File: flow/design.v
module comparator_latch #
(
  parameter n_to_response_time = -1038,
  parameter p_to_response_time = -1020,
  parameter const_response_time = 1285,
  parameter n_to_tau = -1248,
  parameter p_to_tau = 1037,
  parameter const_tau = 1042,
  parameter n_to_response_time_lh = -1752,
  parameter p_to_response_time_lh = -1006,
  parameter const_response_time_lh = 1185,
  parameter n_to_tau_lh = 1131,
  parameter p_to_tau_lh = -1115,
  parameter const_tau_lh = 1529
)
(
  input clk,
  input reset,
  input sys_clk,
  input [15-1:0] n,
  input [15-1:0] p,
  output [35-1:0] out
);
  reg [17-1:0] state_cycle_counter;
  reg [1-1:0] prev_sys_clk;
  reg [35-1:0] o;
  wire [32-1:0] wait_time;
  wire [51-1:0] tau;
  wire [36-1:0] dvdt;
  wire [32-1:0] wait_time_lh;
  wire [59-1:0] tau_lh;
  wire [37-1:0] dodt;
  reg [32-1:0] fsm;
  localparam fsm_init = 0;
  wire [35-1:0] padr_0;
  wire [23-1:0] padr_bits_1;
  assign padr_bits_1 = 0;
  wire [29-1:0] truncR_2;
  wire [29-1:0] padl_3;
  wire [28-1:0] padl_bits_4;
  wire [1-1:0] toSInt_5;
  assign toSInt_5 = 0;
  wire [28-1:0] toSInt_imm_6;
  wire [27-1:0] const_7;
  assign const_7 = 27'd55364812;
  assign toSInt_imm_6 = { toSInt_5, const_7 };
  assign padl_bits_4 = toSInt_imm_6;
  assign padl_3 = { { 1{ padl_bits_4[27] } }, padl_bits_4 };
  assign truncR_2 = padl_3;
  wire [12-1:0] truncR_shift_8;
  assign truncR_shift_8 = truncR_2 >>> 17;
  wire [12-1:0] truncR_imm_9;
  assign truncR_imm_9 = (truncR_2[28])? truncR_shift_8[11:0] : truncR_2[28:17];
  assign padr_0 = { truncR_imm_9, padr_bits_1 };
  wire [32-1:0] padl_10;
  wire [18-1:0] padl_bits_11;
  wire [32-1:0] truncR_12;
  wire [32-1:0] padl_13;
  wire [17-1:0] padl_bits_14;
  wire [96-1:0] truncR_15;
  wire [163-1:0] truncval_16;
  wire [163-1:0] padl_17;
  wire [85-1:0] padl_bits_18;
  wire [85-1:0] padl_19;
  wire [52-1:0] padl_bits_20;
  wire [98-1:0] truncR_21;
  wire [107-1:0] truncval_22;
  wire [107-1:0] padl_23;
  wire [53-1:0] padl_bits_24;
  wire [53-1:0] padr_25;
  wire [38-1:0] padr_bits_26;
  assign padr_bits_26 = 0;
  assign padr_25 = { n, padr_bits_26 };
  assign padl_bits_24 = padr_25;
  assign padl_23 = { { 54{ padl_bits_24[52] } }, padl_bits_24 };
  wire [107-1:0] padl_27;
  wire [53-1:0] padl_bits_28;
  wire [53-1:0] padl_29;
  wire [50-1:0] padl_bits_30;
  wire [50-1:0] param_31;
  assign param_31 = n_to_response_time;
  assign padl_bits_30 = param_31;
  assign padl_29 = { { 3{ padl_bits_30[49] } }, padl_bits_30 };
  assign padl_bits_28 = padl_29;
  assign padl_27 = { { 54{ padl_bits_28[52] } }, padl_bits_28 };
  assign truncval_22 = padl_23 * padl_27;
  wire [98-1:0] truncval_imm_32;
  assign truncval_imm_32 = { truncval_22[106], truncval_22[96:0] };
  assign truncR_21 = truncval_imm_32;
  wire [52-1:0] truncR_shift_33;
  assign truncR_shift_33 = truncR_21 >>> 46;
  wire [52-1:0] truncR_imm_34;
  assign truncR_imm_34 = (truncR_21[97])? truncR_shift_33[51:0] : truncR_21[97:46];
  wire [52-1:0] padr_35;
  wire [2-1:0] padr_bits_36;
  assign padr_bits_36 = 0;
  wire [94-1:0] truncR_37;
  wire [103-1:0] truncval_38;
  wire [103-1:0] padl_39;
  wire [51-1:0] padl_bits_40;
  wire [51-1:0] padr_41;
  wire [36-1:0] padr_bits_42;
  assign padr_bits_42 = 0;
  assign padr_41 = { p, padr_bits_42 };
  assign padl_bits_40 = padr_41;
  assign padl_39 = { { 52{ padl_bits_40[50] } }, padl_bits_40 };
  wire [103-1:0] padl_43;
  wire [51-1:0] padl_bits_44;
  wire [51-1:0] padl_45;
  wire [48-1:0] padl_bits_46;
  wire [48-1:0] param_47;
  assign param_47 = p_to_response_time;
  assign padl_bits_46 = param_47;
  assign padl_45 = { { 3{ padl_bits_46[47] } }, padl_bits_46 };
  assign padl_bits_44 = padl_45;
  assign padl_43 = { { 52{ padl_bits_44[50] } }, padl_bits_44 };
  assign truncval_38 = padl_39 * padl_43;
  wire [94-1:0] truncval_imm_48;
  assign truncval_imm_48 = { truncval_38[102], truncval_38[92:0] };
  assign truncR_37 = truncval_imm_48;
  wire [50-1:0] truncR_shift_49;
  assign truncR_shift_49 = truncR_37 >>> 44;
  wire [50-1:0] truncR_imm_50;
  assign truncR_imm_50 = (truncR_37[93])? truncR_shift_49[49:0] : truncR_37[93:44];
  assign padr_35 = { truncR_imm_50, padr_bits_36 };
  wire [52-1:0] padr_51;
  wire [8-1:0] padr_bits_52;
  assign padr_bits_52 = 0;
  wire [44-1:0] padl_53;
  wire [43-1:0] padl_bits_54;
  wire [1-1:0] toSInt_55;
  assign toSInt_55 = 0;
  wire [43-1:0] toSInt_imm_56;
  wire [42-1:0] param_57;
  assign param_57 = const_response_time;
  assign toSInt_imm_56 = { toSInt_55, param_57 };
  assign padl_bits_54 = toSInt_imm_56;
  assign padl_53 = { { 1{ padl_bits_54[42] } }, padl_bits_54 };
  assign padr_51 = { padl_53, padr_bits_52 };
  assign padl_bits_20 = truncR_imm_34 + padr_35 + padr_51;
  assign padl_19 = { { 33{ padl_bits_20[51] } }, padl_bits_20 };
  assign padl_bits_18 = padl_19;
  assign padl_17 = { { 78{ padl_bits_18[84] } }, padl_bits_18 };
  wire [163-1:0] padl_58;
  wire [85-1:0] padl_bits_59;
  wire [85-1:0] padr_60;
  wire [50-1:0] padr_bits_61;
  assign padr_bits_61 = 0;
  wire [1-1:0] toSInt_62;
  assign toSInt_62 = 0;
  wire [35-1:0] toSInt_imm_63;
  wire [34-1:0] const_64;
  assign const_64 = 34'd78125000;
  assign toSInt_imm_63 = { toSInt_62, const_64 };
  assign padr_60 = { toSInt_imm_63, padr_bits_61 };
  assign padl_bits_59 = padr_60;
  assign padl_58 = { { 78{ padl_bits_59[84] } }, padl_bits_59 };
  assign truncval_16 = padl_17 * padl_58;
  assign truncR_15 = truncval_16[95:0];
  assign padl_bits_14 = truncR_15[95:79];
  wire [15-1:0] padl_bits_zero_65;
  assign padl_bits_zero_65 = 0;
  assign padl_13 = { padl_bits_zero_65, padl_bits_14 };
  assign truncR_12 = padl_13;
  assign padl_bits_11 = truncR_12[31:14];
  wire [14-1:0] padl_bits_zero_66;
  assign padl_bits_zero_66 = 0;
  assign padl_10 = { padl_bits_zero_66, padl_bits_11 };
  assign wait_time = padl_10;
  wire [35-1:0] padr_67;
  wire [23-1:0] padr_bits_68;
  assign padr_bits_68 = 0;
  wire [29-1:0] truncR_69;
  wire [29-1:0] padl_70;
  wire [28-1:0] padl_bits_71;
  wire [1-1:0] toSInt_72;
  assign toSInt_72 = 0;
  wire [28-1:0] toSInt_imm_73;
  wire [27-1:0] const_74;
  assign const_74 = 27'd55364812;
  assign toSInt_imm_73 = { toSInt_72, const_74 };
  assign padl_bits_71 = toSInt_imm_73;
  assign padl_70 = { { 1{ padl_bits_71[27] } }, padl_bits_71 };
  assign truncR_69 = padl_70;
  wire [12-1:0] truncR_shift_75;
  assign truncR_shift_75 = truncR_69 >>> 17;
  wire [12-1:0] truncR_imm_76;
  assign truncR_imm_76 = (truncR_69[28])? truncR_shift_75[11:0] : truncR_69[28:17];
  assign padr_67 = { truncR_imm_76, padr_bits_68 };
  wire [51-1:0] padr_77;
  wire [6-1:0] padr_bits_78;
  assign padr_bits_78 = 0;
  wire [46-1:0] truncval_79;
  wire [47-1:0] toUsInt_80;
  wire [47-1:0] padr_81;
  wire [1-1:0] padr_bits_82;
  assign padr_bits_82 = 0;
  wire [88-1:0] truncR_83;
  wire [97-1:0] truncval_84;
  wire [97-1:0] padl_85;
  wire [48-1:0] padl_bits_86;
  wire [48-1:0] padr_87;
  wire [33-1:0] padr_bits_88;
  assign padr_bits_88 = 0;
  assign padr_87 = { n, padr_bits_88 };
  assign padl_bits_86 = padr_87;
  assign padl_85 = { { 49{ padl_bits_86[47] } }, padl_bits_86 };
  wire [97-1:0] padl_89;
  wire [48-1:0] padl_bits_90;
  wire [48-1:0] padl_91;
  wire [45-1:0] padl_bits_92;
  wire [45-1:0] param_93;
  assign param_93 = n_to_tau;
  assign padl_bits_92 = param_93;
  assign padl_91 = { { 3{ padl_bits_92[44] } }, padl_bits_92 };
  assign padl_bits_90 = padl_91;
  assign padl_89 = { { 49{ padl_bits_90[47] } }, padl_bits_90 };
  assign truncval_84 = padl_85 * padl_89;
  wire [88-1:0] truncval_imm_94;
  assign truncval_imm_94 = { truncval_84[96], truncval_84[86:0] };
  assign truncR_83 = truncval_imm_94;
  wire [46-1:0] truncR_shift_95;
  assign truncR_shift_95 = truncR_83 >>> 42;
  wire [46-1:0] truncR_imm_96;
  assign truncR_imm_96 = (truncR_83[87])? truncR_shift_95[45:0] : truncR_83[87:42];
  assign padr_81 = { truncR_imm_96, padr_bits_82 };
  wire [88-1:0] truncR_97;
  wire [97-1:0] truncval_98;
  wire [97-1:0] padl_99;
  wire [48-1:0] padl_bits_100;
  wire [48-1:0] padr_101;
  wire [33-1:0] padr_bits_102;
  assign padr_bits_102 = 0;
  assign padr_101 = { p, padr_bits_102 };
  assign padl_bits_100 = padr_101;
  assign padl_99 = { { 49{ padl_bits_100[47] } }, padl_bits_100 };
  wire [97-1:0] padl_103;
  wire [48-1:0] padl_bits_104;
  wire [48-1:0] padl_105;
  wire [44-1:0] padl_bits_106;
  wire [1-1:0] toSInt_107;
  assign toSInt_107 = 0;
  wire [44-1:0] toSInt_imm_108;
  wire [43-1:0] param_109;
  assign param_109 = p_to_tau;
  assign toSInt_imm_108 = { toSInt_107, param_109 };
  assign padl_bits_106 = toSInt_imm_108;
  assign padl_105 = { { 4{ padl_bits_106[43] } }, padl_bits_106 };
  assign padl_bits_104 = padl_105;
  assign padl_103 = { { 49{ padl_bits_104[47] } }, padl_bits_104 };
  assign truncval_98 = padl_99 * padl_103;
  wire [88-1:0] truncval_imm_110;
  assign truncval_imm_110 = { truncval_98[96], truncval_98[86:0] };
  assign truncR_97 = truncval_imm_110;
  wire [47-1:0] truncR_shift_111;
  assign truncR_shift_111 = truncR_97 >>> 41;
  wire [47-1:0] truncR_imm_112;
  assign truncR_imm_112 = (truncR_97[87])? truncR_shift_111[46:0] : truncR_97[87:41];
  wire [47-1:0] padr_113;
  wire [4-1:0] padr_bits_114;
  assign padr_bits_114 = 0;
  wire [43-1:0] padl_115;
  wire [42-1:0] padl_bits_116;
  wire [1-1:0] toSInt_117;
  assign toSInt_117 = 0;
  wire [42-1:0] toSInt_imm_118;
  wire [41-1:0] param_119;
  assign param_119 = const_tau;
  assign toSInt_imm_118 = { toSInt_117, param_119 };
  assign padl_bits_116 = toSInt_imm_118;
  assign padl_115 = { { 1{ padl_bits_116[41] } }, padl_bits_116 };
  assign padr_113 = { padl_115, padr_bits_114 };
  assign toUsInt_80 = padr_81 + truncR_imm_112 + padr_113;
  assign truncval_79 = toUsInt_80[43:0];
  assign padr_77 = { truncval_79[44:0], padr_bits_78 };
  assign tau = padr_77;
  wire [36-1:0] padl_120;
  wire [13-1:0] padl_bits_121;
  wire [36-1:0] truncR_122;
  wire [60-1:0] truncR_123;
  wire [93-1:0] truncval_124;
  wire [93-1:0] padl_125;
  wire [46-1:0] padl_bits_126;
  wire [46-1:0] padl_127;
  wire [16-1:0] padl_bits_128;
  wire [16-1:0] neg_imm_129;
  wire [16-1:0] padr_130;
  wire [5-1:0] padr_bits_131;
  assign padr_bits_131 = 0;
  wire [12-1:0] truncval_132;
  wire [35-1:0] truncR_133;
  assign truncR_133 = o;
  wire [12-1:0] truncR_shift_134;
  assign truncR_shift_134 = truncR_133 >>> 23;
  wire [12-1:0] truncR_imm_135;
  assign truncR_imm_135 = (truncR_133[34])? truncR_shift_134[11:0] : truncR_133[34:23];
  assign truncval_132 = truncR_imm_135;
  wire [11-1:0] truncval_imm_136;
  assign truncval_imm_136 = { truncval_132[11], truncval_132[9:0] };
  assign padr_130 = { truncval_imm_136, padr_bits_131 };
  assign neg_imm_129 = -padr_130;
  assign padl_bits_128 = neg_imm_129;
  assign padl_127 = { { 30{ padl_bits_128[15] } }, padl_bits_128 };
  assign padl_bits_126 = padl_127;
  assign padl_125 = { { 47{ padl_bits_126[45] } }, padl_bits_126 };
  wire [93-1:0] padl_137;
  wire [46-1:0] padl_bits_138;
  wire [46-1:0] padr_139;
  wire [12-1:0] padr_bits_140;
  assign padr_bits_140 = 0;
  wire [1-1:0] toSInt_141;
  assign toSInt_141 = 0;
  wire [34-1:0] toSInt_imm_142;
  wire [51-1:0] truncval_143;
  assign truncval_143 = 52'd2251799813685248 / tau;
  assign toSInt_imm_142 = { toSInt_141, truncval_143[32:0] };
  assign padr_139 = { toSInt_imm_142, padr_bits_140 };
  assign padl_bits_138 = padr_139;
  assign padl_137 = { { 47{ padl_bits_138[45] } }, padl_bits_138 };
  assign truncval_124 = padl_125 * padl_137;
  wire [60-1:0] truncval_imm_144;
  assign truncval_imm_144 = { truncval_124[92], truncval_124[58:0] };
  assign truncR_123 = truncval_imm_144;
  wire [36-1:0] truncR_shift_145;
  assign truncR_shift_145 = truncR_123 >>> 24;
  wire [36-1:0] truncR_imm_146;
  assign truncR_imm_146 = (truncR_123[59])? truncR_shift_145[35:0] : truncR_123[59:24];
  assign truncR_122 = truncR_imm_146;
  wire [13-1:0] truncR_shift_147;
  assign truncR_shift_147 = truncR_122 >>> 23;
  wire [13-1:0] truncR_imm_148;
  assign truncR_imm_148 = (truncR_122[35])? truncR_shift_147[12:0] : truncR_122[35:23];
  assign padl_bits_121 = truncR_imm_148;
  assign padl_120 = { { 23{ padl_bits_121[12] } }, padl_bits_121 };
  assign dvdt = padl_120;
  wire [35-1:0] padr_149;
  wire [23-1:0] padr_bits_150;
  assign padr_bits_150 = 0;
  wire [19-1:0] truncR_151;
  wire [19-1:0] padl_152;
  wire [16-1:0] padl_bits_153;
  wire [31-1:0] truncR_154;
  wire [102-1:0] truncval_155;
  wire [102-1:0] padl_156;
  wire [62-1:0] padl_bits_157;
  wire [62-1:0] padl_158;
  wire [28-1:0] padl_bits_159;
  wire [28-1:0] const_160;
  assign const_160 = 28'd0;
  assign padl_bits_159 = const_160;
  assign padl_158 = { { 34{ padl_bits_159[27] } }, padl_bits_159 };
  assign padl_bits_157 = padl_158;
  assign padl_156 = { { 40{ padl_bits_157[61] } }, padl_bits_157 };
  wire [102-1:0] padl_161;
  wire [62-1:0] padl_bits_162;
  wire [62-1:0] padr_163;
  wire [26-1:0] padr_bits_164;
  assign padr_bits_164 = 0;
  assign padr_163 = { dvdt, padr_bits_164 };
  assign padl_bits_162 = padr_163;
  assign padl_161 = { { 40{ padl_bits_162[61] } }, padl_bits_162 };
  assign truncval_155 = 0;
  wire [31-1:0] truncval_imm_165;
  assign truncval_imm_165 = { truncval_155[101], truncval_155[29:0] };
  assign truncR_154 = truncval_imm_165;
  wire [16-1:0] truncR_shift_166;
  assign truncR_shift_166 = truncR_154 >>> 15;
  wire [16-1:0] truncR_imm_167;
  assign truncR_imm_167 = (truncR_154[30])? truncR_shift_166[15:0] : truncR_154[30:15];
  assign padl_bits_153 = truncR_imm_167;
  assign padl_152 = { { 3{ padl_bits_153[15] } }, padl_bits_153 };
  assign truncR_151 = padl_152;
  wire [12-1:0] truncR_shift_168;
  assign truncR_shift_168 = truncR_151 >>> 7;
  wire [12-1:0] truncR_imm_169;
  assign truncR_imm_169 = (truncR_151[18])? truncR_shift_168[11:0] : truncR_151[18:7];
  assign padr_149 = { truncR_imm_169, padr_bits_150 };
  wire [32-1:0] padl_170;
  wire [2-1:0] padl_bits_171;
  wire [13-1:0] truncR_172;
  wire [16-1:0] truncR_173;
  wire [93-1:0] truncR_174;
  wire [161-1:0] truncval_175;
  wire [161-1:0] padl_176;
  wire [84-1:0] padl_bits_177;
  wire [84-1:0] padl_178;
  wire [51-1:0] padl_bits_179;
  wire [98-1:0] truncR_180;
  wire [107-1:0] truncval_181;
  wire [107-1:0] padl_182;
  wire [53-1:0] padl_bits_183;
  wire [53-1:0] padr_184;
  wire [41-1:0] padr_bits_185;
  assign padr_bits_185 = 0;
  wire [15-1:0] truncR_186;
  assign truncR_186 = n;
  wire [12-1:0] truncR_shift_187;
  assign truncR_shift_187 = truncR_186 >>> 3;
  wire [12-1:0] truncR_imm_188;
  assign truncR_imm_188 = (truncR_186[14])? truncR_shift_187[11:0] : truncR_186[14:3];
  assign padr_184 = { truncR_imm_188, padr_bits_185 };
  assign padl_bits_183 = padr_184;
  assign padl_182 = { { 54{ padl_bits_183[52] } }, padl_bits_183 };
  wire [107-1:0] padl_189;
  wire [53-1:0] padl_bits_190;
  wire [53-1:0] padl_191;
  wire [50-1:0] padl_bits_192;
  wire [50-1:0] param_193;
  assign param_193 = n_to_response_time_lh;
  assign padl_bits_192 = param_193;
  assign padl_191 = { { 3{ padl_bits_192[49] } }, padl_bits_192 };
  assign padl_bits_190 = padl_191;
  assign padl_189 = { { 54{ padl_bits_190[52] } }, padl_bits_190 };
  assign truncval_181 = padl_182 * padl_189;
  wire [98-1:0] truncval_imm_194;
  assign truncval_imm_194 = { truncval_181[106], truncval_181[96:0] };
  assign truncR_180 = truncval_imm_194;
  wire [51-1:0] truncR_shift_195;
  assign truncR_shift_195 = truncR_180 >>> 47;
  wire [51-1:0] truncR_imm_196;
  assign truncR_imm_196 = (truncR_180[97])? truncR_shift_195[50:0] : truncR_180[97:47];
  wire [51-1:0] padr_197;
  wire [1-1:0] padr_bits_198;
  assign padr_bits_198 = 0;
  wire [94-1:0] truncR_199;
  wire [103-1:0] truncval_200;
  wire [103-1:0] padl_201;
  wire [51-1:0] padl_bits_202;
  wire [51-1:0] padr_203;
  wire [39-1:0] padr_bits_204;
  assign padr_bits_204 = 0;
  assign padr_203 = { p, padr_bits_204 };
  assign padl_bits_202 = padr_203;
  assign padl_201 = { { 52{ padl_bits_202[50] } }, padl_bits_202 };
  wire [103-1:0] padl_205;
  wire [51-1:0] padl_bits_206;
  wire [51-1:0] padl_207;
  wire [48-1:0] padl_bits_208;
  wire [48-1:0] param_209;
  assign param_209 = p_to_response_time_lh;
  assign padl_bits_208 = param_209;
  assign padl_207 = { { 3{ padl_bits_208[47] } }, padl_bits_208 };
  assign padl_bits_206 = padl_207;
  assign padl_205 = { { 52{ padl_bits_206[50] } }, padl_bits_206 };
  assign truncval_200 = padl_201 * padl_205;
  wire [94-1:0] truncval_imm_210;
  assign truncval_imm_210 = { truncval_200[102], truncval_200[92:0] };
  assign truncR_199 = truncval_imm_210;
  wire [50-1:0] truncR_shift_211;
  assign truncR_shift_211 = truncR_199 >>> 44;
  wire [50-1:0] truncR_imm_212;
  assign truncR_imm_212 = (truncR_199[93])? truncR_shift_211[49:0] : truncR_199[93:44];
  assign padr_197 = { truncR_imm_212, padr_bits_198 };
  wire [51-1:0] padr_213;
  wire [6-1:0] padr_bits_214;
  assign padr_bits_214 = 0;
  wire [45-1:0] padl_215;
  wire [44-1:0] padl_bits_216;
  wire [1-1:0] toSInt_217;
  assign toSInt_217 = 0;
  wire [44-1:0] toSInt_imm_218;
  wire [43-1:0] param_219;
  assign param_219 = const_response_time_lh;
  assign toSInt_imm_218 = { toSInt_217, param_219 };
  assign padl_bits_216 = toSInt_imm_218;
  assign padl_215 = { { 1{ padl_bits_216[43] } }, padl_bits_216 };
  assign padr_213 = { padl_215, padr_bits_214 };
  assign padl_bits_179 = truncR_imm_196 + padr_197 + padr_213;
  assign padl_178 = { { 33{ padl_bits_179[50] } }, padl_bits_179 };
  assign padl_bits_177 = padl_178;
  assign padl_176 = { { 77{ padl_bits_177[83] } }, padl_bits_177 };
  wire [161-1:0] padl_220;
  wire [84-1:0] padl_bits_221;
  wire [84-1:0] padr_222;
  wire [49-1:0] padr_bits_223;
  assign padr_bits_223 = 0;
  wire [1-1:0] toSInt_224;
  assign toSInt_224 = 0;
  wire [35-1:0] toSInt_imm_225;
  wire [34-1:0] const_226;
  assign const_226 = 34'd78125000;
  assign toSInt_imm_225 = { toSInt_224, const_226 };
  assign padr_222 = { toSInt_imm_225, padr_bits_223 };
  assign padl_bits_221 = padr_222;
  assign padl_220 = { { 77{ padl_bits_221[83] } }, padl_bits_221 };
  assign truncval_175 = padl_176 * padl_220;
  assign truncR_174 = truncval_175[92:0];
  assign truncR_173 = truncR_174[92:77];
  assign truncR_172 = truncR_173[15:3];
  assign padl_bits_171 = truncR_172[12:11];
  wire [30-1:0] padl_bits_zero_227;
  assign padl_bits_zero_227 = 0;
  assign padl_170 = { padl_bits_zero_227, padl_bits_171 };
  assign wait_time_lh = padl_170;
  wire [35-1:0] padr_228;
  wire [26-1:0] padr_bits_229;
  assign padr_bits_229 = 0;
  wire [31-1:0] truncR_230;
  wire [31-1:0] padl_231;
  wire [27-1:0] padl_bits_232;
  wire [1-1:0] toSInt_233;
  assign toSInt_233 = 0;
  wire [27-1:0] toSInt_imm_234;
  wire [26-1:0] const_235;
  assign const_235 = 26'd67108;
  assign toSInt_imm_234 = { toSInt_233, const_235 };
  assign padl_bits_232 = toSInt_imm_234;
  assign padl_231 = { { 4{ padl_bits_232[26] } }, padl_bits_232 };
  assign truncR_230 = padl_231;
  wire [9-1:0] truncR_shift_236;
  assign truncR_shift_236 = truncR_230 >>> 22;
  wire [9-1:0] truncR_imm_237;
  assign truncR_imm_237 = (truncR_230[30])? truncR_shift_236[8:0] : truncR_230[30:22];
  assign padr_228 = { truncR_imm_237, padr_bits_229 };
  wire [59-1:0] padr_238;
  wire [10-1:0] padr_bits_239;
  assign padr_bits_239 = 0;
  wire [50-1:0] truncval_240;
  wire [51-1:0] toUsInt_241;
  wire [51-1:0] padr_242;
  wire [3-1:0] padr_bits_243;
  assign padr_bits_243 = 0;
  wire [90-1:0] truncR_244;
  wire [99-1:0] truncval_245;
  wire [99-1:0] padl_246;
  wire [49-1:0] padl_bits_247;
  wire [49-1:0] padr_248;
  wire [37-1:0] padr_bits_249;
  assign padr_bits_249 = 0;
  wire [15-1:0] truncR_250;
  assign truncR_250 = n;
  wire [12-1:0] truncR_shift_251;
  assign truncR_shift_251 = truncR_250 >>> 3;
  wire [12-1:0] truncR_imm_252;
  assign truncR_imm_252 = (truncR_250[14])? truncR_shift_251[11:0] : truncR_250[14:3];
  assign padr_248 = { truncR_imm_252, padr_bits_249 };
  assign padl_bits_247 = padr_248;
  assign padl_246 = { { 50{ padl_bits_247[48] } }, padl_bits_247 };
  wire [99-1:0] padl_253;
  wire [49-1:0] padl_bits_254;
  wire [49-1:0] padl_255;
  wire [45-1:0] padl_bits_256;
  wire [1-1:0] toSInt_257;
  assign toSInt_257 = 0;
  wire [45-1:0] toSInt_imm_258;
  wire [44-1:0] param_259;
  assign param_259 = n_to_tau_lh;
  assign toSInt_imm_258 = { toSInt_257, param_259 };
  assign padl_bits_256 = toSInt_imm_258;
  assign padl_255 = { { 4{ padl_bits_256[44] } }, padl_bits_256 };
  assign padl_bits_254 = padl_255;
  assign padl_253 = { { 50{ padl_bits_254[48] } }, padl_bits_254 };
  assign truncval_245 = padl_246 * padl_253;
  wire [90-1:0] truncval_imm_260;
  assign truncval_imm_260 = { truncval_245[98], truncval_245[88:0] };
  assign truncR_244 = truncval_imm_260;
  wire [48-1:0] truncR_shift_261;
  assign truncR_shift_261 = truncR_244 >>> 42;
  wire [48-1:0] truncR_imm_262;
  assign truncR_imm_262 = (truncR_244[89])? truncR_shift_261[47:0] : truncR_244[89:42];
  assign padr_242 = { truncR_imm_262, padr_bits_243 };
  wire [96-1:0] truncR_263;
  wire [105-1:0] truncval_264;
  wire [105-1:0] padl_265;
  wire [52-1:0] padl_bits_266;
  wire [52-1:0] padr_267;
  wire [40-1:0] padr_bits_268;
  assign padr_bits_268 = 0;
  assign padr_267 = { p, padr_bits_268 };
  assign padl_bits_266 = padr_267;
  assign padl_265 = { { 53{ padl_bits_266[51] } }, padl_bits_266 };
  wire [105-1:0] padl_269;
  wire [52-1:0] padl_bits_270;
  wire [52-1:0] padl_271;
  wire [49-1:0] padl_bits_272;
  wire [49-1:0] param_273;
  assign param_273 = p_to_tau_lh;
  assign padl_bits_272 = param_273;
  assign padl_271 = { { 3{ padl_bits_272[48] } }, padl_bits_272 };
  assign padl_bits_270 = padl_271;
  assign padl_269 = { { 53{ padl_bits_270[51] } }, padl_bits_270 };
  assign truncval_264 = padl_265 * padl_269;
  wire [96-1:0] truncval_imm_274;
  assign truncval_imm_274 = { truncval_264[104], truncval_264[94:0] };
  assign truncR_263 = truncval_imm_274;
  wire [51-1:0] truncR_shift_275;
  assign truncR_shift_275 = truncR_263 >>> 45;
  wire [51-1:0] truncR_imm_276;
  assign truncR_imm_276 = (truncR_263[95])? truncR_shift_275[50:0] : truncR_263[95:45];
  wire [51-1:0] padr_277;
  wire [6-1:0] padr_bits_278;
  assign padr_bits_278 = 0;
  wire [45-1:0] padl_279;
  wire [44-1:0] padl_bits_280;
  wire [1-1:0] toSInt_281;
  assign toSInt_281 = 0;
  wire [44-1:0] toSInt_imm_282;
  wire [43-1:0] param_283;
  assign param_283 = const_tau_lh;
  assign toSInt_imm_282 = { toSInt_281, param_283 };
  assign padl_bits_280 = toSInt_imm_282;
  assign padl_279 = { { 1{ padl_bits_280[43] } }, padl_bits_280 };
  assign padr_277 = { padl_279, padr_bits_278 };
  assign toUsInt_241 = padr_242 + truncR_imm_276 + padr_277;
  assign truncval_240 = toUsInt_241[47:0];
  assign padr_238 = { truncval_240[48:0], padr_bits_239 };
  assign tau_lh = padr_238;
  wire [37-1:0] padl_284;
  wire [13-1:0] padl_bits_285;
  wire [37-1:0] truncR_286;
  wire [38-1:0] truncval_287;
  wire [98-1:0] truncR_288;
  wire [129-1:0] truncval_289;
  wire [129-1:0] padl_290;
  wire [64-1:0] padl_bits_291;
  wire [64-1:0] padl_292;
  wire [35-1:0] padl_bits_293;
  wire [35-1:0] padr_294;
  wire [6-1:0] padr_bits_295;
  assign padr_bits_295 = 0;
  wire [29-1:0] padl_296;
  wire [28-1:0] padl_bits_297;
  wire [1-1:0] toSInt_298;
  assign toSInt_298 = 0;
  wire [28-1:0] toSInt_imm_299;
  wire [27-1:0] const_300;
  assign const_300 = 27'd55364812;
  assign toSInt_imm_299 = { toSInt_298, const_300 };
  assign padl_bits_297 = toSInt_imm_299;
  assign padl_296 = { { 1{ padl_bits_297[27] } }, padl_bits_297 };
  assign padr_294 = { padl_296, padr_bits_295 };
  assign padl_bits_293 = padr_294 - o;
  assign padl_292 = { { 29{ padl_bits_293[34] } }, padl_bits_293 };
  assign padl_bits_291 = padl_292;
  assign padl_290 = { { 65{ padl_bits_291[63] } }, padl_bits_291 };
  wire [129-1:0] padl_301;
  wire [64-1:0] padl_bits_302;
  wire [64-1:0] padr_303;
  wire [30-1:0] padr_bits_304;
  assign padr_bits_304 = 0;
  wire [1-1:0] toSInt_305;
  assign toSInt_305 = 0;
  wire [34-1:0] toSInt_imm_306;
  wire [59-1:0] truncval_307;
  assign truncval_307 = 60'd576460752303423488 / tau_lh;
  assign toSInt_imm_306 = { toSInt_305, truncval_307[32:0] };
  assign padr_303 = { toSInt_imm_306, padr_bits_304 };
  assign padl_bits_302 = padr_303;
  assign padl_301 = { { 65{ padl_bits_302[63] } }, padl_bits_302 };
  assign truncval_289 = padl_290 * padl_301;
  wire [98-1:0] truncval_imm_308;
  assign truncval_imm_308 = { truncval_289[128], truncval_289[96:0] };
  assign truncR_288 = truncval_imm_308;
  wire [38-1:0] truncR_shift_309;
  assign truncR_shift_309 = truncR_288 >>> 60;
  wire [38-1:0] truncR_imm_310;
  assign truncR_imm_310 = (truncR_288[97])? truncR_shift_309[37:0] : truncR_288[97:60];
  assign truncval_287 = truncR_imm_310;
  wire [37-1:0] truncval_imm_311;
  assign truncval_imm_311 = { truncval_287[37], truncval_287[35:0] };
  assign truncR_286 = truncval_imm_311;
  wire [13-1:0] truncR_shift_312;
  assign truncR_shift_312 = truncR_286 >>> 24;
  wire [13-1:0] truncR_imm_313;
  assign truncR_imm_313 = (truncR_286[36])? truncR_shift_312[12:0] : truncR_286[36:24];
  assign padl_bits_285 = truncR_imm_313;
  assign padl_284 = { { 24{ padl_bits_285[12] } }, padl_bits_285 };
  assign dodt = padl_284;
  wire [35-1:0] padr_314;
  wire [17-1:0] padr_bits_315;
  assign padr_bits_315 = 0;
  wire [18-1:0] padl_316;
  wire [17-1:0] padl_bits_317;
  wire [32-1:0] truncR_318;
  wire [103-1:0] truncval_319;
  wire [103-1:0] padl_320;
  wire [63-1:0] padl_bits_321;
  wire [63-1:0] padl_322;
  wire [28-1:0] padl_bits_323;
  wire [28-1:0] const_324;
  assign const_324 = 28'd0;
  assign padl_bits_323 = const_324;
  assign padl_322 = { { 35{ padl_bits_323[27] } }, padl_bits_323 };
  assign padl_bits_321 = padl_322;
  assign padl_320 = { { 40{ padl_bits_321[62] } }, padl_bits_321 };
  wire [103-1:0] padl_325;
  wire [63-1:0] padl_bits_326;
  wire [63-1:0] padr_327;
  wire [26-1:0] padr_bits_328;
  assign padr_bits_328 = 0;
  assign padr_327 = { dodt, padr_bits_328 };
  assign padl_bits_326 = padr_327;
  assign padl_325 = { { 40{ padl_bits_326[62] } }, padl_bits_326 };
  assign truncval_319 = 0;
  wire [32-1:0] truncval_imm_329;
  assign truncval_imm_329 = { truncval_319[102], truncval_319[30:0] };
  assign truncR_318 = truncval_imm_329;
  wire [17-1:0] truncR_shift_330;
  assign truncR_shift_330 = truncR_318 >>> 15;
  wire [17-1:0] truncR_imm_331;
  assign truncR_imm_331 = (truncR_318[31])? truncR_shift_330[16:0] : truncR_318[31:15];
  assign padl_bits_317 = truncR_imm_331;
  assign padl_316 = { { 1{ padl_bits_317[16] } }, padl_bits_317 };
  assign padr_314 = { padl_316, padr_bits_315 };
  assign out = (fsm == 0)? o : o;
  always @(posedge clk) begin
    prev_sys_clk <= sys_clk;
  end
  localparam fsm_1 = 1;
  localparam fsm_2 = 2;
  localparam fsm_3 = 3;
  localparam fsm_4 = 4;
  always @(posedge clk) begin
    if(reset) begin
      fsm <= fsm_init;
      o <= 35'd3543348019;
      state_cycle_counter <= 0;
    end else begin
      case(fsm)
        fsm_init: begin
          if(reset) begin
            o <= 35'd3543348019;
          end else begin
            o <= padr_0;
          end
          if(~prev_sys_clk & sys_clk & ((n > p) & (n <= 15'd16384))) begin
            fsm <= fsm_1;
          end 
        end
        fsm_1: begin
          if(reset) begin
            o <= 35'd3543348019;
          end else begin
            o <= padr_67;
          end
          if(state_cycle_counter > wait_time) begin
            state_cycle_counter <= 0;
          end else begin
            state_cycle_counter <= state_cycle_counter + 1;
          end
          if(state_cycle_counter > wait_time) begin
            fsm <= fsm_2;
          end 
        end
        fsm_2: begin
          if(reset) begin
            o <= 35'd3543348019;
          end else begin
            o <= o + padr_149;
          end
          if(prev_sys_clk & ~sys_clk) begin
            fsm <= fsm_3;
          end 
        end
        fsm_3: begin
          if(reset) begin
            o <= 35'd3543348019;
          end else begin
            o <= padr_228;
          end
          if(state_cycle_counter > wait_time_lh) begin
            state_cycle_counter <= 0;
          end else begin
            state_cycle_counter <= state_cycle_counter + 1;
          end
          if(state_cycle_counter > wait_time_lh) begin
            fsm <= fsm_4;
          end 
        end
        fsm_4: begin
          if(reset) begin
            o <= 35'd3543348019;
          end else begin
            o <= o + padr_314;
          end
          if((o > 35'd3532610600) & (o <= 35'd17179869184)) begin
            fsm <= fsm_init;
          end 
        end
      endcase
    end
  end
endmodule
File: flow/run.sh
#!/bin/bash
# the make line also repeats each setting of config.mk as NAME=value (left out here)
make -C /OpenROAD-flow-scripts/flow DESIGN_CONFIG=/design/flow/config.mk WORK_HOME=/design/flow/orfs CLKGATE_MAP_FILE= finish
File: flow/config.mk
export PLATFORM = sky130hd
export DESIGN_NAME = comparator_latch
export DESIGN_NICKNAME = comparator_latch
export VERILOG_FILES = /design/flow/design.v
export SDC_FILE = /design/flow/constraint.sdc
export NUM_CORES = 4
export LEC_CHECK = 0
export ABC_AREA = 0
export CAP_MARGIN = 20
export CELL_PAD_IN_SITES_DETAIL_PLACEMENT = 0
export CORE_ASPECT_RATIO = 0.61
export CORE_MARGIN = 2
export CORE_UTILIZATION = 66
export CTS_CLUSTER_DIAMETER = 92
export CTS_CLUSTER_SIZE = 66
export GPL_TIMING_DRIVEN = 1
export MIN_ROUTING_LAYER = met1
export SETUP_SLACK_MARGIN = -1.03
export SLEW_MARGIN = 20
File: flow/constraint.sdc
create_clock -name core_clock -period 11.5 [get_ports {clk}]
set_input_delay 2.3000 -clock core_clock [delete_from_list [all_inputs] [get_ports {clk}]]
set_output_delay 2.3000 -clock core_clock [all_outputs]
set_load 0.01 [all_outputs]
==> flow_summary.rst, run 1 <==
Metrics
=======

.. list-table::
   :header-rows: 1

   * - Metric
     - Value
   * - Result of the run
     - finished with violations
   * - Layout check failures
     - negative setup slack
   * - Final tally of hold violations
     - 0
   * - Depth of the worst register-to-register path
     - 8
   * - CTS hold repair buffers
     - 0
   * - Slowest cell delay on critical path
     - 600 ps
   * - Worst hold path startpoint
     - fsm[1]
   * - Final period demand of the worst path
     - 19060 ps
   * - Number of standard-cell rows in the floorplan
     - 81
   * - Largest delay contributor family on the critical path
     - adder cells
   * - Worst Hold Endpoint
     - fsm[0]
   * - Effective utilization at floorplan
     - 67.1%
   * - Chip width
     - 371 um
   * - Top cells by area, synth
     - sky130_fd_sc_hd__fa_1 36%, sky130_fd_sc_hd__ha_1 32%, sky130_fd_sc_hd__inv_1 13%, sky130_fd_sc_hd__xnor2_1 3.5%, sky130_fd_sc_hd__a21o_1 2.0%
   * - Remaining max-slew budget at the tightest pin
     - 26.5%
   * - Worst Max-Slew Pin Slew
     - 1090 ps
   * - Deepest level of the CTS H-tree
     - 1
   * - Source-to-sink clock delay at the later pin of the worst-skew pair
     - approximately 260 ps
   * - Number of antenna violations at the first check in global routing
     - 9
   * - Post-synth ARST share
     - 0%
   * - Simple-gate share of the synthesized area
     - under 10%
   * - Per-cell routed wire length
     - 17.6 um
   * - Worst Path Class, Setup
     - input pin to flop
   * - Reg-to-reg startpoint
     - state_cycle_counter[1]
   * - Total congestion overflow
     - 0
   * - Layout Nets
     - 9257
   * - Most numerous cell types in the synthesized netlist
     - 1842 x sky130_fd_sc_hd__inv_1, 1372 x sky130_fd_sc_hd__ha_1, 981 x sky130_fd_sc_hd__fa_1
   * - Syn-to-layout area delta
     - 21.7%
   * - Most common cell type on the critical path
     - sky130_fd_sc_hd__xnor2_1
   * - Post-synthesis compound-gate area fraction
     - 7.97%
   * - Final clock period utilization by the worst path
     - 166%
   * - Num ports
     - 68
   * - Sort of element at the end of the critical path
     - flop
   * - Half-perimeter wire length after detailed placement
     - 127000 um
   * - Signal arrival time at the worst endpoint
     - just under 20000 ps
   * - Cell type contributing the most total cell area after synthesis
     - sky130_fd_sc_hd__fa_1
   * - Adder-cell area share of the yosys netlist
     - 68.0%
   * - Worst flop-to-flop path endpoint
     - state_cycle_counter[16]
   * - Cell with the biggest individual delay on the critical path
     - sky130_fd_sc_hd__fa_2
   * - Worst Path Buf+Inv
     - 11
   * - Count of buffers from port buffering
     - between 40 and 50
   * - Largest fanout of any net on the critical path
     - 8
   * - Syn Area/Cell
     - 9.47 um^2
   * - Most popular library cell in the synthesized design by count
     - sky130_fd_sc_hd__inv_1
   * - Largest net degree at the start of global routing
     - 25
   * - Vert. Die Dim
     - 228 um
   * - Timing startpoint of the critical path
     - p[1]
   * - Critical Path Stages
     - 69
   * - First-pass GRT wire length
     - 231000 um
   * - TritonCTS clock tree
     - yes
   * - Yosys warnings
     - 1
   * - Vias in the first global route
     - approximately 44000
   * - Count of vias placed by the detailed router
     - approximately 42000
   * - Number of different library cells in the post-synthesis netlist
     - 84
   * - Kind of path behind the tightest hold check
     - flop to flop
   * - Total placed cells including tap cells
     - 7890
   * - Number of pins with negative max-slew slack in the final report
     - 0
   * - Mux share of post-synthesis cell area
     - less than 1%
   * - Proportion of netlist area held by the largest area contributor
     - 36.3%
   * - Drt pass-1 iters
     - 5
   * - Worst hold path stage count
     - 1
   * - Die area
     - 84400 um^2
   * - Yosys stat chip area
     - 54100 um^2
   * - Routed Antenna Nets
     - 0
   * - Clock buffer depth
     - 2
   * - Share of the core filled with cells
     - 81.7%
   * - Xor/xnor cell area share of the yosys netlist
     - 5.28%
   * - CTS clock-pin slew for the worst setup and hold paths
     - ~60 ps
   * - Count of library flops with an enable pin
     - 0
   * - Highest clock frequency the design can meet
     - ~0.052 GHz
   * - Fin worst setup slack
     - -7560 ps
   * - Core region area
     - between 80000 and 90000 um^2
   * - Predominant post-synthesis flop cell
     - sky130_fd_sc_hd__dfxtp_1
   * - Sequential share of the synthesized area
     - 0.924%
   * - Number of instances in the synthesized netlist
     - 5719
   * - Capturing instance or port of the critical path
     - state_cycle_counter[16]
   * - Detail-routed via count per cell
     - roughly 5.3
   * - Initial drt markers
     - around 2800
   * - Yosys stat cell total
     - 5719
   * - Slack of the worst reg-to-reg path
     - 9480 ps
   * - Area of the mapped netlist
     - 54100 um^2
   * - GRT Resource Usage Total
     - roughly 34%
   * - Register bit total from synthesis
     - 25
   * - Layout fillers
     - 5241
   * - Detailed Route WL
     - roughly 140000 um
   * - RSZ-0062 raised after global routing
     - yes
   * - Number of failing setup endpoints in the final timing report
     - 21
   * - Post-route insts no fill
     - 7957
   * - DRC
     - 0
   * - Startpoint type of the worst setup path
     - input pin
   * - Setup skew after layout
     - ~2.2 ps
   * - Critical path data required time
     - 11690 ps
   * - Top non-seq family
     - adder cells
   * - Clock buffers created by TritonCTS
     - 3
   * - RePlAce Congestion
     - 0.955
   * - Clock tree root driver cell
     - sky130_fd_sc_hd__clkbuf_16
   * - Number of warnings in the stage logs
     - 84
   * - # clock sinks
     - 25
   * - Max-capacitance violation count
     - 0
-- per-stage QoR --
step           worst slack, ps  instance area [um^2]  setup TNS [ps]  hold slack, ps
4_1_cts                  -7390                 65400         -153830             489
5_1_grt                  -8190                 65900         -170450             507
3_3_place_gp             -8290                 64400         -172450             464
3_5_place_dp             -8630                 64400         -179370             472
2_1_floorplan            -7250                 54800         -147140             448
6_report                 -7560                 65900         -157430             489
-- layout make-up --
type                            instances  area (um^2)  area share, %
Sequential cell                        25          500          0.759
Clock inverter                          1         5.00        0.00759
Antenna cell                            8         20.0         0.0304
Tap cell                             1079         1350           2.05
Timing Repair Buffer                 1183         9090           13.8
Inverter                             1842         6930           10.5
Clock buffer                            3         75.1          0.114
Multi-Input combinational cell       3816        47900           72.7
-- repair_timing --
item,CTS,global route
gates cloned,0,1
gates resized,167,91
pin swaps,113,55
setup endpoints to repair,21,21
buffers inserted,40,20
-- per-layer routing --
| metal | up-vias | GRT usage, % | wire length [um] |
|---|---|---|---|
| met4 | 4 | 1.76 | 782 |
| met3 | 76 | 7.40 | 13200 |
| li1 | 20000 | - | - |
| met2 | 1117 | 47.8 | 55000 |
| met1 | 20600 | 56.6 | 70800 |
| met5 | - | 0 | 27 |
==> inputs of run 2 (changes only) <==
ABC_AREA = 1   (was 0)
CELL_PAD_IN_SITES_DETAIL_PLACEMENT = not set   (was 0)
CORE_ASPECT_RATIO = not set   (was 0.61)
CORE_UTILIZATION = 64   (was 66)
CTS_CLUSTER_DIAMETER = not set   (was 92)
CTS_CLUSTER_SIZE = 100   (was 66)
GPL_TIMING_DRIVEN = not set   (was 1)
MIN_ROUTING_LAYER = not set   (was met1)
SETUP_SLACK_MARGIN = not set   (was -1.03)
TNS_END_PERCENT = 15   (was not set)
clock period = 16.4 ns   (was 11.5 ns; I/O delays follow)
==> flow_summary.rst, run 2 <==
Metrics
=======

.. list-table::
   :header-rows: 1

   * - Metric
     - Value
   * - Simple-gate share of the synthesized area
     - 10.0% (+5.6 points)
   * - Total congestion overflow
     - 0 (unchanged)
   * - Remaining max-slew budget at the tightest pin
     - 35.2% (+8.6 points)
   * - Detail-routed via count per cell
     - 5.16 (-1.9%)
   * - Deepest level of the CTS H-tree
     - 1 (unchanged)
   * - Xor/xnor cell area share of the yosys netlist
     - 4.08% (-1.2 points)
   * - Initial drt markers
     - 2610 (-7.0%)
   * - Per-cell routed wire length
     - 16.5 um (-6.1%)
   * - Proportion of netlist area held by the largest area contributor
     - 34.3% (-2.0 points)
   * - GRT Resource Usage Total
     - 35.3% (+0.89 points)
   * - Slack of the worst reg-to-reg path
     - 14330 ps (+4850 ps)
   * - Most common cell type on the critical path
     - sky130_fd_sc_hd__fa_1
   * - Capturing instance or port of the critical path
     - state_cycle_counter[2]
   * - Source-to-sink clock delay at the later pin of the worst-skew pair
     - 270 ps (about the same)
   * - Kind of path behind the tightest hold check
     - flop to flop
   * - Number of pins with negative max-slew slack in the final report
     - 0 (unchanged)
   * - Worst Path Class, Setup
     - input pin to flop
   * - Area of the mapped netlist
     - 57300 um^2 (+5.8%)
   * - Most numerous cell types in the synthesized netlist
     - 2140 x sky130_fd_sc_hd__inv_1, 1372 x sky130_fd_sc_hd__ha_1, 981 x sky130_fd_sc_hd__fa_1
   * - Fin worst setup slack
     - -2350 ps (+5210 ps)
   * - Final clock period utilization by the worst path
     - 114% (-51 points)
   * - Sort of element at the end of the critical path
     - flop
   * - Largest fanout of any net on the critical path
     - 6 (-2)
   * - Syn Area/Cell
     - 8.40 um^2 (-11%)
   * - Layout Nets
     - 10600 (+14%)
   * - Worst flop-to-flop path endpoint
     - state_cycle_counter[2]
   * - Worst hold path startpoint
     - state_cycle_counter[11]
   * - Largest net degree at the start of global routing
     - 32 (+28%)
   * - Number of standard-cell rows in the floorplan
     - 109 (+35%)
   * - Critical path data required time
     - 16590 ps (+4900 ps)
   * - TritonCTS clock tree
     - yes
   * - Number of different library cells in the post-synthesis netlist
     - 59 (-30%)
   * - Number of warnings in the stage logs
     - 84 (unchanged)
   * - Layout check failures
     - negative setup slack
   * - Vias in the first global route
     - 51800 (+17%)
   * - Final sum of negative setup slack
     - -17820 ps (+139610 ps)
   * - Clock buffers created by TritonCTS
     - 3 (unchanged)
   * - Signal arrival time at the worst endpoint
     - 18940 ps (-310 ps)
   * - Startpoint type of the worst setup path
     - input pin
   * - Total placed cells including tap cells
     - 9334 (+18%)
   * - Yosys stat cell total
     - 6819 (+19%)
   * - Critical Path Stages
     - 73 (+5.8%)
   * - First-pass GRT wire length
     - 258000 um (+12%)
   * - Yosys stat chip area
     - 57300 um^2 (+5.8%)
   * - Worst hold path stage count
     - 2 (+1)
   * - Sequential share of the synthesized area
     - 0.874% (-0.051 points)
   * - Die area
     - 91900 um^2 (+8.9%)
   * - Worst Hold Endpoint
     - state_cycle_counter[11]
   * - Effective utilization at floorplan
     - 64.7% (-2.4 points)
   * - Register bit total from synthesis
     - 25 (unchanged)
   * - Clock buffer depth
     - 2 (unchanged)
   * - Number of antenna violations at the first check in global routing
     - 10 (+1)
   * - Depth of the worst register-to-register path
     - 9 (+1)
   * - Syn-to-layout area delta
     - 24.5%
   * - Max-capacitance violation count
     - 0 (unchanged)
   * - Detailed Route WL
     - 155000 um (+11%)
   * - Count of buffers from port buffering
     - 49 (unchanged)
   * - # clock sinks
     - 25 (unchanged)
   * - Count of library flops with an enable pin
     - 0 (unchanged)
   * - Core region area
     - 88500 um^2 (+9.7%)
   * - Post-synthesis compound-gate area fraction
     - 6.27% (-1.7 points)
   * - RSZ-0062 raised after global routing
     - yes
   * - CTS clock-pin slew for the worst setup and hold paths
     - 70 ps (about the same)
   * - Count of vias placed by the detailed router
     - 48400 (+16%)
   * - Yosys warnings
     - 1 (unchanged)
   * - Number of failing setup endpoints in the final timing report
     - 8 (-62%)
   * - Worst Path Buf+Inv
     - 17 (+6)
   * - Number of instances in the synthesized netlist
     - 6819 (+19%)
   * - Top cells by area, synth
     - sky130_fd_sc_hd__fa_1 34%, sky130_fd_sc_hd__ha_1 30%, sky130_fd_sc_hd__inv_1 14%, sky130_fd_sc_hd__nand2_1 5.1%, sky130_fd_sc_hd__a21oi_1 2.7%
   * - Most popular library cell in the synthesized design by count
     - sky130_fd_sc_hd__inv_1
   * - Cell type contributing the most total cell area after synthesis
     - sky130_fd_sc_hd__fa_1
   * - Clock tree root driver cell
     - sky130_fd_sc_hd__clkbuf_16
   * - Drt pass-1 iters
     - 6 (+1)
   * - Predominant post-synthesis flop cell
     - sky130_fd_sc_hd__dfxtp_1
   * - Chip width
     - 303 um (-18%)
   * - Adder-cell area share of the yosys netlist
     - 64.2% (-3.7 points)
   * - Slowest cell delay on critical path
     - 640 ps (+40 ps)
   * - Highest clock frequency the design can meet
     - 0.0533 GHz
   * - Reg-to-reg startpoint
     - state_cycle_counter[5]
   * - Mux share of post-synthesis cell area
     - 0% (-0.058 points)
   * - Largest delay contributor family on the critical path
     - adder cells
   * - Setup skew after layout
     - 5.56 ps (+3.39 ps)
   * - Timing startpoint of the critical path
     - p[4]
   * - Post-synth ARST share
     - 0% (unchanged)
   * - Result of the run
     - finished with violations
   * - DRC
     - 0 (unchanged)
   * - Top non-seq family
     - adder cells
   * - Num ports
     - 68 (unchanged)
   * - Final period demand of the worst path
     - approximately 19000 ps
   * - Half-perimeter wire length after detailed placement
     - 141000 um (+11%)
   * - Cell with the biggest individual delay on the critical path
     - sky130_fd_sc_hd__fa_2
   * - RePlAce Congestion
     - 0.953 (-0.28%)
   * - Vert. Die Dim
     - 303 um (+33%)
   * - Routed Antenna Nets
     - 0 (unchanged)
   * - Post-route insts no fill
     - 9374 (+18%)
   * - Final tally of hold violations
     - 0 (unchanged)
   * - Worst Max-Slew Pin Slew
     - 969 ps (-124 ps)
   * - CTS hold repair buffers
     - 0 (unchanged)
==> run 2: what timing repair did <==
action                     in CTS  in global routing
setup endpoints to repair       8                  8
setup buffers                  28                  5
resized                       190                 55
pin swaps                     126                 21
==> run 2: stage by stage <==
stage	utilization, %	worst slack [ps]	hold slack (ps)	instance area, um^2
after CTS	80.3	-2190	441	71100
after global routing	80.6	-3000	462	71300
final	80.6	-2350	443	71300
after floorplan	-	-930	419	58200
after global placement	79.0	-2770	426	69900
after detailed placement	79.0	-3090	428	69900
==> run 2: per-layer routing <==
metal | vias up | GRT usage (%) | part of all wire (%)
li1 | 23500 | - | -
met1 | 23600 | 49.8 | 46
met2 | 1037 | 58.0 | 46
met3 | 239 | 4.00 | 5.5
met4 | 10 | 8.84 | 3.1
met5 | - | 0 | 0.043
==> run 2: layout make-up <==
type                            count  area, um^2
Tap cell                         1165        1460
Antenna cell                        3        7.51
Inverter                         2141        8050
Sequential cell                    25         500
Timing Repair Buffer             1408       10800
Clock buffer                        3        75.1
Fill cell                        6078       17200
Multi-Input combinational cell   4628       50400
Clock inverter                      1        5.00
==> inputs of run 3 (changes only) <==
ABC_AREA = 0   (was 1)
CAP_MARGIN = 25   (was 20)
CELL_PAD_IN_SITES_DETAIL_PLACEMENT = 2   (was not set)
CORE_ASPECT_RATIO = 0.52   (was not set)
CORE_MARGIN = 7   (was 2)
CORE_UTILIZATION = 40   (was 64)
CTS_CLUSTER_SIZE = not set   (was 100)
GPL_ROUTABILITY_DRIVEN = 0   (was not set)
GPL_TIMING_DRIVEN = 0   (was not set)
MAX_ROUTING_LAYER = met4   (was not set)
TNS_END_PERCENT = not set   (was 15)
clock period = 26.0 ns   (was 16.4 ns; I/O delays follow)
==> flow_summary.rst, run 3 <==
Metrics
=======

.. list-table::
   :header-rows: 1

   * - Metric
     - Value
   * - Num ports
     - 68 (unchanged)
   * - Xor/xnor cell area share of the yosys netlist
     - 5.28% (+1.2 points)
   * - Failed at
     - global routing (5_1_grt)
   * - Top cells by area, synth
     - sky130_fd_sc_hd__fa_1 36%, sky130_fd_sc_hd__ha_1 32%, sky130_fd_sc_hd__inv_1 13%, sky130_fd_sc_hd__xnor2_1 3.5%, sky130_fd_sc_hd__a21o_1 2.0%
   * - Run Error
     - [ERROR GRT-0232] Routing congestion too high. Check the congestion heatmap in the GUI.
   * - Effective utilization at floorplan
     - 40.3% (-24 points)
   * - Core region area
     - 134000 um^2 (+52%)
   * - Most popular library cell in the synthesized design by count
     - sky130_fd_sc_hd__inv_1
   * - Predominant post-synthesis flop cell
     - sky130_fd_sc_hd__dfxtp_1
   * - Number of standard-cell rows in the floorplan
     - 97 (-11%)
   * - CTS hold repair buffers
     - 0 (unchanged)
   * - Register bit total from synthesis
     - 25 (unchanged)
   * - Clock buffers created by TritonCTS
     - 3 (unchanged)
   * - Vert. Die Dim
     - 279 um (-7.9%)
   * - Clock tree root driver cell
     - sky130_fd_sc_hd__clkbuf_16
   * - Number of instances in the synthesized netlist
     - 5719 (-16%)
   * - Yosys warnings
     - 1 (unchanged)
   * - # clock sinks
     - 25 (unchanged)
   * - Yosys stat cell total
     - 5719 (-16%)
   * - Count of library flops with an enable pin
     - 0 (unchanged)
   * - Chip width
     - 524 um (+73%)
   * - Cell Area, Placed
     - 57300 um^2 (-18%)
   * - Half-perimeter wire length after detailed placement
     - 234000 um (+66%)
   * - Post-synthesis compound-gate area fraction
     - 7.97% (+1.7 points)
   * - Dpl ws
     - -3610 ps (-522 ps)
   * - Number of different library cells in the post-synthesis netlist
     - 84 (+42%)
   * - Sequential share of the synthesized area
     - 0.924% (+0.051 points)
   * - Count of buffers from port buffering
     - 49 (unchanged)
   * - Result of the run
     - aborted with a tool error
   * - Mux share of post-synthesis cell area
     - 0.0578% (+0.058 points)
   * - Most numerous cell types in the synthesized netlist
     - 1842 x sky130_fd_sc_hd__inv_1, 1372 x sky130_fd_sc_hd__ha_1, 981 x sky130_fd_sc_hd__fa_1
   * - Clock buffer depth
     - 2 (unchanged)
   * - Area of the mapped netlist
     - 54100 um^2 (-5.5%)
   * - Cell type contributing the most total cell area after synthesis
     - sky130_fd_sc_hd__fa_1
   * - Yosys stat chip area
     - 54100 um^2 (-5.5%)
   * - Total congestion overflow
     - 88
   * - Proportion of netlist area held by the largest area contributor
     - 36.3% (+2.0 points)
   * - Deepest level of the CTS H-tree
     - 1 (unchanged)
   * - Syn Area/Cell
     - 9.47 um^2 (+13%)
   * - Total placed cells including tap cells
     - 7584 (-19%)
   * - GRT Resource Usage Total
     - between 60% and 70%
   * - Simple-gate share of the synthesized area
     - 4.41% (-5.6 points)
   * - Top non-seq family
     - adder cells
   * - Post-synth ARST share
     - 0% (unchanged)
   * - Die area
     - 146000 um^2 (+59%)
   * - Adder-cell area share of the yosys netlist
     - 68.0% (+3.7 points)
run 3: metal layers:
layer,global-route usage [%],GRT overflow
met5,-,-
met4,49.4,43
met3,45.7,8
met2,75.6,37
met1,60.7,0
run 3: stage by stage:
step	hold WS [ps]
CTS	533
detailed placement	532
global placement	468
floorplan	448
run 3: what timing repair did:
item	in CTS
resized	156
pin swaps	8
endpoints found under the hold margin	0
buffers inserted	13
endpoints found under the setup margin	21
==> inputs of run 4 (changes only) <==
ABC_AREA = 1   (was 0)
CAP_MARGIN = 20   (was 25)
CELL_PAD_IN_SITES_DETAIL_PLACEMENT = 0   (was 2)
CORE_ASPECT_RATIO = 1.02   (was 0.52)
CORE_MARGIN = 2   (was 7)
CORE_UTILIZATION = 72   (was 40)
CTS_CLUSTER_DIAMETER = 204   (was not set)
CTS_CLUSTER_SIZE = 44   (was not set)
GPL_ROUTABILITY_DRIVEN = not set   (was 0)
GPL_TIMING_DRIVEN = 1   (was 0)
MIN_ROUTING_LAYER = met1   (was not set)
PLACE_DENSITY_LB_ADDON = 0.07   (was not set)
SETUP_SLACK_MARGIN = 5.0   (was not set)
clock period = 16.9 ns   (was 26.0 ns; I/O delays follow)
==> flow_summary.rst, run 4 <==
Metrics
=======

.. list-table::
   :header-rows: 1

   * - Metric
     - Value
   * - Area of the mapped netlist
     - 57300 um^2 (+5.8%)
   * - Xor/xnor cell area share of the yosys netlist
     - 4.08% (-1.2 points)
   * - Result of the run
     - aborted with a tool error
   * - Clock tree root driver cell
     - sky130_fd_sc_hd__clkbuf_16
   * - RePlAce Congestion
     - 1.02
   * - Num ports
     - 68 (unchanged)
   * - Register bit total from synthesis
     - 25 (unchanged)
   * - Most popular library cell in the synthesized design by count
     - sky130_fd_sc_hd__inv_1
   * - Cell Area, Placed
     - 69500 um^2 (+21%)
   * - Yosys warnings
     - 1 (unchanged)
   * - Number of different library cells in the post-synthesis netlist
     - 59 (-30%)
   * - Post-synthesis compound-gate area fraction
     - 6.27% (-1.7 points)
   * - Die area
     - 81800 um^2 (-44%)
   * - Failed at
     - global routing (5_1_grt)
   * - # clock sinks
     - 25 (unchanged)
   * - CTS hold repair buffers
     - 0 (unchanged)
   * - Number of instances in the synthesized netlist
     - 6819 (+19%)
   * - Predominant post-synthesis flop cell
     - sky130_fd_sc_hd__dfxtp_1
   * - Post-synth ARST share
     - 0% (unchanged)
   * - Yosys stat chip area
     - 57300 um^2 (+5.8%)
   * - Yosys stat cell total
     - 6819 (+19%)
   * - Half-perimeter wire length after detailed placement
     - 162000 um (-31%)
   * - Sequential share of the synthesized area
     - 0.874% (-0.051 points)
   * - Simple-gate share of the synthesized area
     - 10.0% (+5.6 points)
   * - Deepest level of the CTS H-tree
     - 1 (unchanged)
   * - Mux share of post-synthesis cell area
     - 0% (-0.058 points)
   * - Clock buffers created by TritonCTS
     - 3 (unchanged)
   * - Effective utilization at floorplan
     - 72.7% (+32 points)
   * - Dpl ws
     - -3000 ps (+614 ps)
   * - Total congestion overflow
     - approximately 1200
   * - Top non-seq family
     - adder cells
   * - Chip width
     - 283 um (-46%)
   * - Count of buffers from port buffering
     - 49 (unchanged)
   * - Number of standard-cell rows in the floorplan
     - 104 (+7.2%)
   * - Most numerous cell types in the synthesized netlist
     - 2140 x sky130_fd_sc_hd__inv_1, 1372 x sky130_fd_sc_hd__ha_1, 981 x sky130_fd_sc_hd__fa_1
   * - Clock buffer depth
     - 2 (unchanged)
   * - Vert. Die Dim
     - 289 um (+3.4%)
   * - Core region area
     - 78900 um^2 (-41%)
   * - Cell type contributing the most total cell area after synthesis
     - sky130_fd_sc_hd__fa_1
   * - Top cells by area, synth
     - sky130_fd_sc_hd__fa_1 34%, sky130_fd_sc_hd__ha_1 30%, sky130_fd_sc_hd__inv_1 14%, sky130_fd_sc_hd__nand2_1 5.1%, sky130_fd_sc_hd__a21oi_1 2.7%
   * - Adder-cell area share of the yosys netlist
     - 64.2% (-3.7 points)
   * - Proportion of netlist area held by the largest area contributor
     - 34.3% (-2.0 points)
   * - GRT Resource Usage Total
     - 90.3%
   * - Run Error
     - [ERROR GRT-0232] Routing congestion too high. Check the congestion heatmap in the GUI.
   * - Syn Area/Cell
     - 8.40 um^2 (-11%)
   * - Count of library flops with an enable pin
     - 0 (unchanged)
run 4: stage by stage:
| step | std cells | TNS, ps | utilization (%) |
|---|---|---|---|
| CTS | 9191 | -11820 | 90.5 |
| detailed placement | 9122 | -22320 | 88.1 |
| global placement | 9122 | -16310 | 88.1 |
| floorplan | 6836 | -2640 | - |
run 4: per-layer routing:
layer	GRT overflow	track usage, %
met1	50	84.1
met3	41	78.4
met4	351	97.8
met2	786	103
met5	-	-
run 4: timing repair:
action,4_1_cts
setup endpoints to repair,8
pin swaps,175
resized,366
setup buffers,65
==> inputs of run 5 (changes only) <==
ABC_AREA = 0   (was 1)
CORE_ASPECT_RATIO = 0.61   (was 1.02)
CORE_MARGIN = 10   (was 2)
CORE_UTILIZATION = 52   (was 72)
CTS_CLUSTER_DIAMETER = not set   (was 204)
CTS_CLUSTER_SIZE = 66   (was 44)
GPL_ROUTABILITY_DRIVEN = 0   (was not set)
GPL_TIMING_DRIVEN = 0   (was 1)
MIN_ROUTING_LAYER = met2   (was met1)
SETUP_SLACK_MARGIN = 1.73   (was 5.0)
TNS_END_PERCENT = 65   (was not set)
clock period = 20.1 ns   (was 16.9 ns; I/O delays follow)
==> flow_summary.rst, run 5 <==
Metrics
=======

.. list-table::
   :header-rows: 1

   * - Metric
     - Value
   * - Result of the run
     - finished with violations
   * - Layout check failures
     - negative setup slack
   * - Simple-gate share of the synthesized area
     - 4.41% (-5.6 points)
   * - Register bit total from synthesis
     - 25 (unchanged)
   * - Detail-routed via count per cell
     - between 7 and 8
   * - Yosys stat cell total
     - 5719 (-16%)
   * - Fin worst setup slack
     - -2160 ps
   * - Sequential share of the synthesized area
     - 0.924% (+0.051 points)
   * - Core region area
     - 103000 um^2 (+31%)
   * - CTS hold repair buffers
     - 0 (unchanged)
   * - # clock sinks
     - 25 (unchanged)
   * - Number of pins with negative max-slew slack in the final report
     - 0
   * - Source-to-sink clock delay at the later pin of the worst-skew pair
     - 260 ps
   * - Remaining max-slew budget at the tightest pin
     - 18.5%
   * - Effective utilization at floorplan
     - 52.4% (-20 points)
   * - Clock buffers created by TritonCTS
     - 3 (unchanged)
   * - Mux share of post-synthesis cell area
     - 0.0578% (+0.058 points)
   * - Num ports
     - 68 (unchanged)
   * - Layout Nets
     - 8310
   * - Critical path data required time
     - slightly above 20000 ps
   * - Worst Hold Endpoint
     - fsm[0]
   * - Total congestion overflow
     - 0
   * - Final period demand of the worst path
     - approximately 22000 ps
   * - Count of library flops with an enable pin
     - 0 (unchanged)
   * - Number of instances in the synthesized netlist
     - 5719 (-16%)
   * - Most popular library cell in the synthesized design by count
     - sky130_fd_sc_hd__inv_1
   * - Cell type contributing the most total cell area after synthesis
     - sky130_fd_sc_hd__fa_1
   * - Number of standard-cell rows in the floorplan
     - 92 (-12%)
   * - Syn-to-layout area delta
     - 10.1%
   * - Area of the mapped netlist
     - 54100 um^2 (-5.5%)
   * - Adder-cell area share of the yosys netlist
     - 68.0% (+3.7 points)
   * - Yosys stat chip area
     - 54100 um^2 (-5.5%)
   * - Cell Area, Placed
     - 57000 um^2 (-18%)
   * - GRT Resource Usage Total
     - 37.0%
   * - Most numerous cell types in the synthesized netlist
     - 1842 x sky130_fd_sc_hd__inv_1, 1372 x sky130_fd_sc_hd__ha_1, 981 x sky130_fd_sc_hd__fa_1
   * - Top non-seq family
     - adder cells
   * - Half-perimeter wire length after detailed placement
     - 113000 um (-30%)
   * - Xor/xnor cell area share of the yosys netlist
     - 5.28% (+1.2 points)
   * - Number of warnings in the stage logs
     - 82
   * - Worst flop-to-flop path endpoint
     - state_cycle_counter[13]
   * - Predominant post-synthesis flop cell
     - sky130_fd_sc_hd__dfxtp_1
   * - Post-synth ARST share
     - 0% (unchanged)
   * - Count of buffers from port buffering
     - 49 (unchanged)
   * - Proportion of netlist area held by the largest area contributor
     - 36.3% (+2.0 points)
   * - Yosys warnings
     - 1 (unchanged)
   * - Clock tree root driver cell
     - sky130_fd_sc_hd__clkbuf_16
   * - Number of failing setup endpoints in the final timing report
     - 21
   * - Worst Max-Slew Pin Slew
     - about 1200 ps
   * - Final tally of hold violations
     - 0
   * - Die area
     - 118000 um^2 (+44%)
   * - Chip width
     - 433 um (+53%)
   * - Slowest cell delay on critical path
     - 630 ps
   * - Slack of the worst reg-to-reg path
     - roughly 18000 ps
   * - Number of different library cells in the post-synthesis netlist
     - 84 (+42%)
   * - Post-synthesis compound-gate area fraction
     - 7.97% (+1.7 points)
   * - Vert. Die Dim
     - 272 um (-5.8%)
   * - Clock buffer depth
     - 2 (unchanged)
   * - Largest fanout of any net on the critical path
     - 8
   * - CTS clock-pin slew for the worst setup and hold paths
     - 60 ps
   * - Deepest level of the CTS H-tree
     - 1 (unchanged)
   * - Syn Area/Cell
     - 9.47 um^2 (+13%)
   * - Kind of path behind the tightest hold check
     - flop to flop
   * - Top cells by area, synth
     - sky130_fd_sc_hd__fa_1 36%, sky130_fd_sc_hd__ha_1 32%, sky130_fd_sc_hd__inv_1 13%, sky130_fd_sc_hd__xnor2_1 3.5%, sky130_fd_sc_hd__a21o_1 2.0%
run 5: area by class of cell:
cell class              count  area, um^2
diodes                     79         198
plain buffers              53         355
clock buffers               4        78.8
fillers                  9260       43600
inverters                1842        6970
multi-input cells        3816       48100
flip-flops and latches     25         500
well taps                1363        1710
repair buffers            183        1680
run 5: through the flow:
stage / utilization, % / worst slack (ps) / instances / hold slack (ps)
floorplan: - / -369 / 5736 / 448
global placement: 54.8 / -6580 / 7148 / 462
detailed placement: 55.2 / -4130 / 7161 / 469
CTS: 56.8 / -1320 / 7239 / 481
global route: 57.7 / -2660 / 7357 / 502
finish: 57.8 / -2160 / 7365 / 484
run 5: metal layers:
| layer | vias to the layer above | routed length, um | track usage [%] |
|---|---|---|---|
| met4 | 0 | 4600 | 0.292 |
| met5 | - | 0 | - |
| met3 | 595 | 71200 | 63.1 |
| li1 | 18100 | - | - |
| met1 | 20300 | 0 | - |
| met2 | 13100 | 60600 | 34.4 |
run 5: repair_timing:
action                                  CTS  global route
pin swaps                                96            63
endpoints found under the setup margin   21            21
setup buffers                            73            45
hold endpoints to repair                  0             0
resized                                 348            94
cloned                                    1             0
